==> inputs of v22 <==
// SimpleCPU
module SimpleCPU(clk, rst, data_fromRAM, wrEn, addr_toRAM, data_toRAM, pCounter);
clock: 11.0 ns
lec_check: 0
cap_margin: 20
core_margin: 2
core_utilization: 65
cts_cluster_diameter: 337
setup_slack_margin: -0.79
slew_margin: 20
run.sh (not shown) runs the stock make flow with config.mk's settings and CLKGATE_MAP_FILE=.
==> v1 (differences from v22) <==
CORE_UTILIZATION = 60   (was 65)
CTS_CLUSTER_DIAMETER = not set   (was 337)
SETUP_SLACK_MARGIN = -0.95   (was -0.79)
==> flow/constraint.sdc (replaced) <==
create_clock -name core_clock -period 10.9 [get_ports {clk}]
set_input_delay 2.1800 -clock core_clock [delete_from_list [all_inputs] [get_ports {clk}]]
set_output_delay 2.1800 -clock core_clock [all_outputs]
set_load 0.01 [all_outputs]
==> v20 (differences from v22) <==
ABC_AREA = 1   (was not set)
CAP_MARGIN = 0   (was 20)
CORE_UTILIZATION = 72   (was 65)
CTS_CLUSTER_DIAMETER = 357   (was 337)
CTS_CLUSTER_SIZE = 21   (was not set)
PLACE_DENSITY = 0.4   (was not set)
SETUP_SLACK_MARGIN = 0.52   (was -0.79)
==> flow/constraint.sdc (replaced) <==
create_clock -name core_clock -period 3.6 [get_ports {clk}]
set_input_delay 0.7200 -clock core_clock [delete_from_list [all_inputs] [get_ports {clk}]]
set_output_delay 0.7200 -clock core_clock [all_outputs]
set_load 0.01 [all_outputs]
==> results.cfg <==
; physical design summary
[outcome]
status = did not finish
last-stage-reached = clock tree synthesis
error = [ERROR DPL-0033] detailed placement checks failed during check placement.

[placement]
gp_congestion = 1.33
dp_hpwl_um = 174000

[logic_synthesis]
avgSynthCellArea_um2 = 6.60
synth_seq_share_pct = 4.16
ys_area_um2 = 43300
synth_cell_types = 65
[end of results for v20]
==> results.cfg <==
; flow metrics
[sta]
hold_viol = 0
finalSetupViolations = 22
setup_ws_ps = -1120

[placement]
dp_hpwl_um = 181000

[outcome]
status = failed layout checks
so_faults = negative setup slack

[logic_synthesis]
synth_cell_types = 89
avgSynthCellArea_um2 = 7.75

[clock_network]
post_cts_buffers = 4
[end of results for v1]
==> results.cfg <==
; physical design summary
[outcome]
status = did not finish
last-stage-reached = global routing

[placement]
dp_hpwl_um = 176000

[logic_synthesis]
mux_share_pct = 4.86
avgSynthCellArea_um2 = 7.75
synth_cell_types = 89
ys_area_um2 = 41400
[end of results for v22]

========
==> v19 <==
SimpleCPU again, from the RTL that the note above started with.
make LEC_CHECK=0 CAP_MARGIN=20 CORE_MARGIN=2 CORE_UTILIZATION=40 CTS_CLUSTER_DIAMETER=386 CTS_CLUSTER_SIZE=100 HOLD_SLACK_MARGIN=-0.07 SLEW_MARGIN=20 TNS_END_PERCENT=40 finish   # period 14.0 ns
==> inputs of v8, as changes to v19 <==
Settings changed: CORE_UTILIZATION 40 to 65, CTS_CLUSTER_DIAMETER 386 to default, CTS_CLUSTER_SIZE 100 to default, HOLD_SLACK_MARGIN -0.07 to -0.08, SETUP_SLACK_MARGIN from default to -0.79, TNS_END_PERCENT 40 to 5.
==> flow/constraint.sdc (replaced) <==
create_clock -name core_clock -period 10.9 [get_ports {clk}]
set_input_delay 2.1800 -clock core_clock [delete_from_list [all_inputs] [get_ports {clk}]]
set_output_delay 2.1800 -clock core_clock [all_outputs]
set_load 0.01 [all_outputs]
==> inputs of v25, as changes to v19 <==
Settings changed: CAP_MARGIN 20 to 30, CELL_PAD_IN_SITES_DETAIL_PLACEMENT from default to 1, CORE_ASPECT_RATIO from default to 0.95, CORE_MARGIN 2 to 4, CTS_CLUSTER_DIAMETER 386 to 325, CTS_CLUSTER_SIZE 100 to 93, GPL_ROUTABILITY_DRIVEN from default to 0, HOLD_SLACK_MARGIN -0.07 to default, MAX_ROUTING_LAYER from default to met4, MIN_ROUTING_LAYER from default to met2, PLACE_DENSITY from default to 0.9, SLEW_MARGIN 20 to 0, TNS_END_PERCENT 40 to 90.
==> inputs of v11, as changes to v19 <==
Settings changed: CORE_UTILIZATION 40 to 52, CTS_CLUSTER_DIAMETER 386 to default, CTS_CLUSTER_SIZE 100 to default, HOLD_SLACK_MARGIN -0.07 to default, TNS_END_PERCENT 40 to default.
==> qor summary <==
                                                                             v8              v19                         v11             v25
Critical register-to-register path endpoint                                   -      pCounter[8]                 pCounter[6]               -
Clock latency on the worst-skew pair                                          -          0.36 ns                     0.35 ns               -
Fin Clk Skew                                                                  -       0.00984 ns                   0.0127 ns               -
Combinational cell area excluding buffers and inverters                       -       0.0354 mm²                  0.0353 mm²               -
Number of well-tap cells placed                                               -            1,380                       1,050               -
Buffers and inverters on the worst path                                       -               10                           7               -
Leak Pwr                                                                      -        0.0201 µW                   0.0198 µW               -
Routed length on met2                                                         -        94,200 µm                   89,700 µm               -
Crit path kind                                                                -        in -> out                   in -> out               -
Outcome                                                          did not finish  no timing/DRC/antenna violations  complete, but fails checks  did not finish
Failing step                                                     global routing                -                           -  global routing
Layout check failures                                                         -                -                setup timing               -
Kind of start point of the critical path                                      -        input pin                   input pin               -
Number of detailed-routing iterations run before antenna repair               -                9                           8               -
Site Rows                                                                    92              118                         103             114
Wire length per cell                                                          -          35.4 µm                     34.1 µm               -
Wire length on met1                                                           -        93,700 µm                   76,100 µm               -
CP startpoint                                                                 -  data_fromRAM[6]            data_fromRAM[17]               -
Area enclosed by the die boundary                                    0.0657 mm²        0.106 mm²                  0.0819 mm²       0.109 mm²

========
==> inputs of run a <==
Starting RTL as in the previous note.
## SimpleCPU
module SimpleCPU(clk, rst, data_fromRAM, wrEn, addr_toRAM, data_toRAM, pCounter);
parameter SIZE = 10;
input clk, rst;
input wire [31:0] data_fromRAM;
output reg wrEn;
output reg [SIZE-1:0] addr_toRAM;
output reg [31:0] data_toRAM;
output reg [SIZE-1:0] pCounter;
reg [ 3:0] opcode, opcodeNext;
reg [13:0] operand1, operand2, operand1Next, operand2Next;
reg [SIZE-1:0]   pCounterNext;
reg [31:0] num1, num2, num1Next, num2Next;
reg [ 3:0] state, stateNext;
always @(posedge clk)begin
	state    <= stateNext;
	pCounter <= pCounterNext;
	opcode   <= opcodeNext;
	operand1 <= operand1Next;
	operand2 <= operand2Next;
	num1     <= num1Next;
	num2     <= num2Next;
end
always @*begin
	stateNext    = state;
	pCounterNext = pCounter;
	opcodeNext   = opcode;
	operand1Next = operand1;
	operand2Next = operand2;
	num1Next     = num1;
	num2Next     = num2;
	addr_toRAM   = 0;
	wrEn         = 0;
	data_toRAM   = 0;
if(rst)
	begin
	stateNext    = 0;
	pCounterNext = 0;
	opcodeNext   = 0;
	operand1Next = 0;
	operand2Next = 0;
	num1Next     = 0;
	num2Next     = 0;
	addr_toRAM   = 0;
	wrEn         = 0;
	data_toRAM   = 0;
	end
else 
	case(state)                       
		0: begin											 
			pCounterNext = pCounter;
			opcodeNext   = opcode;
			operand1Next = 0;
			operand2Next = 0;
			addr_toRAM   = pCounter;
			num2Next     = 0;
			wrEn         = 0;
			data_toRAM   = 0;
			stateNext    = 1;
		end 
		1:begin                    
			pCounterNext = pCounter;
			opcodeNext   = {data_fromRAM[28], data_fromRAM[31:29]};
			operand1Next = data_fromRAM[27:14];
			operand2Next = data_fromRAM[13:0];
  ...
Settings: LEC_CHECK=0, ABC_AREA=1, CAP_MARGIN=35, CORE_ASPECT_RATIO=0.56, CORE_MARGIN=2, CORE_UTILIZATION=40, CTS_CLUSTER_DIAMETER=59, GPL_TIMING_DRIVEN=0, MAX_ROUTING_LAYER=met4, SETUP_SLACK_MARGIN=0.4, SLEW_MARGIN=20, TNS_END_PERCENT=100; clock period 9.11 ns.
==> run b (differences from run a) <==
Settings changed: CAP_MARGIN 35 to 20, CORE_ASPECT_RATIO 0.56 to not set, CORE_MARGIN 2 to 7, CTS_CLUSTER_DIAMETER 59 to 232, CTS_CLUSTER_SIZE set to 98, GPL_TIMING_DRIVEN 0 to not set, MAX_ROUTING_LAYER met4 to not set, PLACE_DENSITY_LB_ADDON set to 0.03, SETUP_SLACK_MARGIN 0.4 to not set, TNS_END_PERCENT 100 to 10.
==> flow/constraint.sdc (replaced) <==
create_clock -name core_clock -period 14.0 [get_ports {clk}]
set_input_delay 2.8000 -clock core_clock [delete_from_list [all_inputs] [get_ports {clk}]]
set_output_delay 2.8000 -clock core_clock [all_outputs]
set_load 0.01 [all_outputs]
==> out/qor.csv <==
stage,metric,value,unit
power,Combinational Power Share,0.784,
sta,TNS Setup,0,ns
setup_path,Crit path depth,28,
power,sequential cell power,0.000297,W
power,pwr/cell area,58.5,nW/um^2
status,outcome,finished clean,
setup_path,buffers plus inverters on the worst setup path,7,
routing,Post-Route M1 WL,95400,um
setup_path,CP max stage cell,clkdlybuf4s50_1,
layout,Nets,7463,
layout,logic area,34500,um^2
layout,buffering overhead,0.0517,
clock_tree,postcts setup bufs,0,
sta,Setup Viol. Count Final,0,
sta,max frequency,73.0,MHz
power,NetSw,0.00163,W
placement,Inst Count DP,7862,
setup_path,reg2reg start,operand2[2]$_SDFFE_PP0N_,
grt,GR Util met3,0.0736,
The numbers above come from run b.

==> out/qor.csv <==
stage,metric,value,unit
power,NetSw,0.00333,W
setup_path,reg2reg start,operand2[1]$_SDFFE_PP0N_,
setup_path,CP max stage cell,clkdlybuf4s15_1,
setup_path,Crit path depth,31,
placement,Inst Count DP,8133,
routing,Post-Route M1 WL,123000,um
power,Combinational Power Share,0.843,
sta,TNS Setup,-37.41,ns
sta,setup ws final,-1.97,ns
grt,GR Util met3,0.365,
sta,Setup Viol. Count Final,24,
layout,Nets,7930,
status,SO Viols,setup timing,
status,outcome,failed layout checks,
The numbers above come from run a.


========
==> job 8937 <==
Starting RTL as in the previous note.
==> flow/config.mk <==
export PLATFORM = sky130hd
export DESIGN_NAME = SimpleCPU
export DESIGN_NICKNAME = SimpleCPU
export VERILOG_FILES = /design/flow/design.v
export SDC_FILE = /design/flow/constraint.sdc
export NUM_CORES = 4
export LEC_CHECK = 0
export ABC_AREA = 1
export CAP_MARGIN = 25
export CELL_PAD_IN_SITES_GLOBAL_PLACEMENT = 2
export CORE_ASPECT_RATIO = 0.83
export CORE_MARGIN = 9
export CORE_UTILIZATION = 24
export CTS_CLUSTER_SIZE = 77
export GPL_ROUTABILITY_DRIVEN = 1
export GPL_TIMING_DRIVEN = 0
export MAX_ROUTING_LAYER = met5
export PLACE_DENSITY_LB_ADDON = 0.12
export SETUP_SLACK_MARGIN = -0.01
export SLEW_MARGIN = 30
export TNS_END_PERCENT = 20
==> flow/constraint.sdc <==
create_clock -name core_clock -period 8.92 [get_ports {clk}]
set_input_delay 1.7840 -clock core_clock [delete_from_list [all_inputs] [get_ports {clk}]]
set_output_delay 1.7840 -clock core_clock [all_outputs]
set_load 0.01 [all_outputs]
==> job 2284: changes against job 8937 <==
Settings changed: ABC_AREA 1 to unset, CAP_MARGIN 25 to 20, CELL_PAD_IN_SITES_GLOBAL_PLACEMENT 2 to unset, CORE_ASPECT_RATIO 0.83 to unset, CORE_MARGIN 9 to 2, CORE_UTILIZATION 24 to 61, CTS_CLUSTER_SIZE 77 to unset, GPL_ROUTABILITY_DRIVEN 1 to unset, GPL_TIMING_DRIVEN 0 to unset, MAX_ROUTING_LAYER met5 to unset, PLACE_DENSITY_LB_ADDON 0.12 to unset, SETUP_SLACK_MARGIN -0.01 to -0.95, SLEW_MARGIN 30 to 20, TNS_END_PERCENT 20 to unset.
==> flow/constraint.sdc (replaced) <==
create_clock -name core_clock -period 9.79 [get_ports {clk}]
set_input_delay 1.9580 -clock core_clock [delete_from_list [all_inputs] [get_ports {clk}]]
set_output_delay 1.9580 -clock core_clock [all_outputs]
set_load 0.01 [all_outputs]
==> comparison <==
Job 8937 finished with negative setup slack left. Job 2284 reached the layout checks and failed them: negative setup slack.
Against job 8937, the utilization of job 2284 is higher by 44 points.
Between job 2284 and job 8937, the lower global-route usage is in job 8937 (gap 33 points).
Of job 2284 and job 8937, job 2284 has the higher clock skew (gap 0.0080 ns).
The die size of job 8937 is 2.8 times that of job 2284.
Setup slack: job 2284 is better than job 8937 (0.17 ns).
Between job 8937 and job 2284, the lower clock-buffer cell count is in job 8937 (gap 1).
Against job 8937, the sequential power of job 2284 is smaller by 14%.
In job 2284 the critical path depth is higher than in job 8937, by 1.
In job 2284 the hold slack is lower than in job 8937, by 0.018 ns.
==> figures <==
| metric | job 8937 | job 2284 |
|---|---|---|
| Result of the run | finished with violations | finished with violations |
| Layout check failures | negative setup slack | negative setup slack |
| Fa+ha+maj area frac | 0.395 | 0.413 |
| Via Count | 48400 | 50000 |
| Row count | 141 | 95 |
| Combinational cell area excluding buffers and inverters | 36500 um2 | 36400 um2 |
| Share of the clock period used by the worst path | 1.21 | 1.18 |
| Placed cell area | 47800 um2 | 47800 um2 |
| Most common cell in the netlist | sky130_fd_sc_hd__nand2_1 | sky130_fd_sc_hd__inv_1 |
| Placed Cells incl. Taps | 9023 | 6621 |
| Pleak | 0.0268 uW | 0.0225 uW |
| Met1 capacity usage during global routing | 0.475 | 0.705 |
| Data required time of the critical path | 7.14 ns | 7.83 ns |
| Clock-cell share | 0.00561 | 0.00647 |
| P_clk | 417 uW | 399 uW |
| HPWL after detailed placement | 266000 um | 178000 um |
| Area growth from synthesis to layout | 22.1% | 19.5% |
| Sw power | 3310 uW | 2090 uW |
| Cell internal power dissipation | 2170 uW | 1710 uW |
| Total wire length after detailed routing | 319000 um | 241000 um |
| Part of the power in the clock network | 0.076 | 0.105 |
Power figures rest on the tool's default switching activity, not on a simulated workload.
